==> job 2515: inputs <==
## comparator_latch
module comparator_latch #
(
  parameter n_to_response_time = -1038,
  parameter p_to_response_time = -1020,
  parameter const_response_time = 1285,
  parameter n_to_tau = -1248,
  parameter p_to_tau = 1037,
  parameter const_tau = 1042,
  parameter n_to_response_time_lh = -1752,
  parameter p_to_response_time_lh = -1006,
  parameter const_response_time_lh = 1185,
  parameter n_to_tau_lh = 1131,
  parameter p_to_tau_lh = -1115,
  parameter const_tau_lh = 1529
)
(
  input clk,
  input reset,
  input sys_clk,
  input [15-1:0] n,
  input [15-1:0] p,
  output [35-1:0] out
);
clock: 26.0 ns
lec_check: 0
abc_area: 1
cap_margin: 25
core_margin: 7
core_utilization: 40
gpl_routability_driven: 0
gpl_timing_driven: 0
max_routing_layer: met4
slew_margin: 20
run.sh (not shown) runs the stock make flow with config.mk's settings and CLKGATE_MAP_FILE=.
==> inputs of job 2530, as changes to job 2515 <==
CAP_MARGIN = 20   (was 25)
CORE_MARGIN = 2   (was 7)
CORE_UTILIZATION = 71   (was 40)
CTS_CLUSTER_DIAMETER = 344   (was not set)
CTS_CLUSTER_SIZE = 45   (was not set)
GPL_ROUTABILITY_DRIVEN = not set   (was 0)
GPL_TIMING_DRIVEN = not set   (was 0)
==> flow/constraint.sdc (replaced) <==
create_clock -name core_clock -period 17.3 [get_ports {clk}]
set_input_delay 3.4600 -clock core_clock [delete_from_list [all_inputs] [get_ports {clk}]]
set_output_delay 3.4600 -clock core_clock [all_outputs]
set_load 0.01 [all_outputs]
==> inputs of job 5711, as changes to job 2515 <==
ABC_AREA = not set   (was 1)
CAP_MARGIN = 20   (was 25)
CORE_MARGIN = 2   (was 7)
GPL_ROUTABILITY_DRIVEN = not set   (was 0)
GPL_TIMING_DRIVEN = not set   (was 0)
MAX_ROUTING_LAYER = not set   (was met4)
SETUP_SLACK_MARGIN = 3.36   (was not set)
==> flow/constraint.sdc (replaced) <==
create_clock -name core_clock -period 24.8 [get_ports {clk}]
set_input_delay 4.9600 -clock core_clock [delete_from_list [all_inputs] [get_ports {clk}]]
set_output_delay 4.9600 -clock core_clock [all_outputs]
set_load 0.01 [all_outputs]
==> inputs of job 9415, as changes to job 2515 <==
CAP_MARGIN = 20   (was 25)
CORE_MARGIN = 2   (was 7)
CORE_UTILIZATION = 72   (was 40)
CTS_CLUSTER_DIAMETER = 211   (was not set)
GPL_ROUTABILITY_DRIVEN = not set   (was 0)
GPL_TIMING_DRIVEN = not set   (was 0)
PLACE_DENSITY_LB_ADDON = 0.01   (was not set)
SETUP_SLACK_MARGIN = 1.48   (was not set)
==> flow/constraint.sdc (replaced) <==
create_clock -name core_clock -period 18.6 [get_ports {clk}]
set_input_delay 3.7200 -clock core_clock [delete_from_list [all_inputs] [get_ports {clk}]]
set_output_delay 3.7200 -clock core_clock [all_outputs]
set_load 0.01 [all_outputs]
==> comparison <==
- Job 5711 passed the timing, design-rule and antenna checks. Job 2515 went through all stages and came out clean. Job 2530 finished but fails on negative setup slack. Job 9415 did not get past 5_1_grt with GRT-0232.
- Via count, lowest first: job 5711, job 2515, job 2530.
- Synthesized cell count: job 2515 is larger than job 5711 (19%).
- Sequential cell count is the same in job 2530 and job 5711.
- First-iteration DRC count: job 5711 < job 2515 < job 2530.

---

==> inputs of 05-14 <==
Starting RTL as in the previous note.
Settings: LEC_CHECK=0, CAP_MARGIN=0, CORE_MARGIN=2, CORE_UTILIZATION=70, CTS_CLUSTER_DIAMETER=370, CTS_CLUSTER_SIZE=64, SETUP_SLACK_MARGIN=3.72, SLEW_MARGIN=20; clock period 13.9 ns.
==> inputs of 03-09, as changes to 05-14 <==
==> flow/config.mk (replaced) <==
export PLATFORM = sky130hd
export DESIGN_NAME = comparator_latch
export DESIGN_NICKNAME = comparator_latch
export VERILOG_FILES = /design/flow/design.v
export SDC_FILE = /design/flow/constraint.sdc
export NUM_CORES = 4
export LEC_CHECK = 0
export ABC_AREA = 1
export CAP_MARGIN = 20
export CORE_MARGIN = 2
export CORE_UTILIZATION = 71
export CTS_CLUSTER_DIAMETER = 272
export CTS_CLUSTER_SIZE = 96
export PLACE_DENSITY = 0.38
export SETUP_SLACK_MARGIN = 3.1
export SLEW_MARGIN = 20
==> flow/constraint.sdc (replaced) <==
create_clock -name core_clock -period 13.3 [get_ports {clk}]
set_input_delay 2.6600 -clock core_clock [delete_from_list [all_inputs] [get_ports {clk}]]
set_output_delay 2.6600 -clock core_clock [all_outputs]
set_load 0.01 [all_outputs]
==> inputs of 01-23, as changes to 05-14 <==
==> flow/config.mk (replaced) <==
export PLATFORM = sky130hd
export DESIGN_NAME = comparator_latch
export DESIGN_NICKNAME = comparator_latch
export VERILOG_FILES = /design/flow/design.v
export SDC_FILE = /design/flow/constraint.sdc
export NUM_CORES = 4
export LEC_CHECK = 0
export CAP_MARGIN = 20
export CORE_MARGIN = 2
export CORE_UTILIZATION = 66
export SLEW_MARGIN = 20
==> flow/constraint.sdc (replaced) <==
create_clock -name core_clock -period 14.6 [get_ports {clk}]
set_input_delay 2.9200 -clock core_clock [delete_from_list [all_inputs] [get_ports {clk}]]
set_output_delay 2.9200 -clock core_clock [all_outputs]
set_load 0.01 [all_outputs]
==> results <==
|  | 05-14 | 03-09 | 01-23 |
|---|---|---|---|
| Result of the run | finished with violations | stopped before the end | finished with violations |
| Stage where the flow stopped | - | 5_1_grt | - |
| Reasons for failing layout checks | negative setup slack | - | negative setup slack |
| Final core utilization | 87.73% | - | 81.67% |
| Capture point of the worst reg-to-reg path | state_cycle_counter[11] | - | state_cycle_counter[8] |
| Worst hold slack across all endpoints | 0.5339 ns | - | 0.5188 ns |
| Worst-Skew Late Latency | 0.27 ns | - | 0.26 ns |
| Final-layout non-clock buffer area share | 14.19% | - | 14.05% |
| Combinational gate count | 3816 | - | 3816 |
| Fill cell total of the finished layout | 3986 | - | 5353 |
| WP buf/inv | 19 | - | 22 |
| Tally of clock buffers in the finished layout | 3 | - | 3 |
| Kind of start point of the critical path | input pin | - | input pin |
| WS Path Type | input pin to flip-flop | - | input pin to flip-flop |
| Area fraction in xor and xnor cells | 5.283% | 4.079% | 5.283% |
| DIE AREA | 79590 um2 | 82980 um2 | 84340 um2 |
| Total negative slack | -122.25 ns | - | -107.28 ns |
| Required time at the worst-slack endpoint | 14.10 ns | - | 14.74 ns |

---

==> inputs of job 567 <==
comparator_latch again, from the RTL that the note above started with.
Settings: LEC_CHECK=0, ABC_AREA=1, CAP_MARGIN=20, CORE_MARGIN=2, CORE_UTILIZATION=71, CTS_CLUSTER_DIAMETER=344, CTS_CLUSTER_SIZE=52, MAX_ROUTING_LAYER=met4, SLEW_MARGIN=20; clock period 17.3 ns.
==> job 2322: changes against job 567 <==
Settings changed: CTS_CLUSTER_SIZE 52 to 53.
==> flow/constraint.sdc (replaced) <==
create_clock -name core_clock -period 17.1 [get_ports {clk}]
set_input_delay 3.4200 -clock core_clock [delete_from_list [all_inputs] [get_ports {clk}]]
set_output_delay 3.4200 -clock core_clock [all_outputs]
set_load 0.01 [all_outputs]
==> job 1176: changes against job 567 <==
Settings changed: ABC_AREA 1 to default, CORE_UTILIZATION 71 to 17, CTS_CLUSTER_DIAMETER 344 to default, CTS_CLUSTER_SIZE 52 to default, MAX_ROUTING_LAYER met4 to default.
==> flow/constraint.sdc (replaced) <==
create_clock -name core_clock -period 24.8 [get_ports {clk}]
set_input_delay 4.9600 -clock core_clock [delete_from_list [all_inputs] [get_ports {clk}]]
set_output_delay 4.9600 -clock core_clock [all_outputs]
set_load 0.01 [all_outputs]
==> job 9737: changes against job 567 <==
Settings changed: CORE_UTILIZATION 71 to 72, CTS_CLUSTER_DIAMETER 344 to 211, CTS_CLUSTER_SIZE 52 to default, PLACE_DENSITY_LB_ADDON from default to 0.01, SETUP_SLACK_MARGIN from default to 2.13.
==> flow/constraint.sdc (replaced) <==
create_clock -name core_clock -period 19.0 [get_ports {clk}]
set_input_delay 3.8000 -clock core_clock [delete_from_list [all_inputs] [get_ports {clk}]]
set_output_delay 3.8000 -clock core_clock [all_outputs]
set_load 0.01 [all_outputs]
==> Slide: Implementation Results <==
Flow Results at a Glance

Drt
  • WL final: 215300 µm

GRT
  • Vias in the first global route: slightly below 60000

STA
  • Slew HR: 0.1202
  • Final setup fails: 8
  • Final WS setup: -2.356 ns
  • Final setup TNS: -16.99 ns

Layout
  • Post-layout net count: 10580
  • Clock Buffer Count: 3
  • Register area: around 500 µm²
  • Max-area cell class: logic gates

Status
  • Status: failed layout checks
  • Violated checks: setup timing

Clocking
  • Clk latency late pin: approximately 0.26 ns

Placement
  • Final RePlAce weighted congestion: around 1

Logic synthesis
  • Yosys synthesis chip area: 0.05729 mm²
-- figures above: job 567

==> Slide: Implementation Results <==
Flow Results at a Glance

Status
  • Status: no timing/DRC/antenna violations

Layout
  • Clock Buffer Count: 3
  • Max-area cell class: logic gates
  • Post-layout net count: ~8200

STA
  • Slew HR: 0.3087
  • Final setup TNS: 0 ns
  • Final WS setup: approximately 1.1 ns
  • Final setup fails: 0

Drt
  • WL final: approximately 120000 µm

Placement
  • Final RePlAce weighted congestion: between 0.8 and 0.9

GRT
  • Vias in the first global route: between 30000 and 40000

Clocking
  • CTS Buf Count: 3

Logic synthesis
  • Yosys synthesis chip area: 0.05414 mm²
-- figures above: job 1176

==> Slide: Implementation Results <==
Run Summary

Status
  • Status: did not finish
  • Last stage reached: 5_1_grt
  • Error msg: [ERROR GRT-0232] Routing congestion too high. Check the congestion heatmap in the GUI.

Logic synthesis
  • Main synth FF type: dfxtp_1
  • Post-synth EDFFs: 0
  • Adder Share, Synth: 0.6424
  • Yosys synthesis chip area: ~0.057 mm²
  • Yosys top cell area share: 0.3428

Placement
  • Placed Instances: 9174
  • Post-place setup slack: -2.898 ns
  • Final RePlAce weighted congestion: about 0.98

Die
  • Row cnt: between 100 and 150
  • Die H: 288.1 µm
  • Core Region: around 0.08 mm²

Clocking
  • CTS max path bufs: 2
  • Postcts setup bufs: 130
-- figures above: job 2322

==> Slide: Implementation Results <==
Flow Results at a Glance

STA
  • Slew HR: 0.02212
  • Final setup TNS: -5.691 ns
  • Final setup fails: 8
  • Final WS setup: -0.8560 ns

Layout
  • Clock Buffer Count: 3
  • Max-area cell class: logic gates

Placement
  • Final RePlAce weighted congestion: approximately 1.0

Status
  • Status: failed layout checks
  • Violated checks: setup timing

Clocking
  • Clk latency late pin: between 0.2 and 0.3 ns

Drt
  • WL final: roughly 180000 µm

Logic synthesis
  • Yosys synthesis chip area: about 0.057 mm²
-- figures above: job 9737

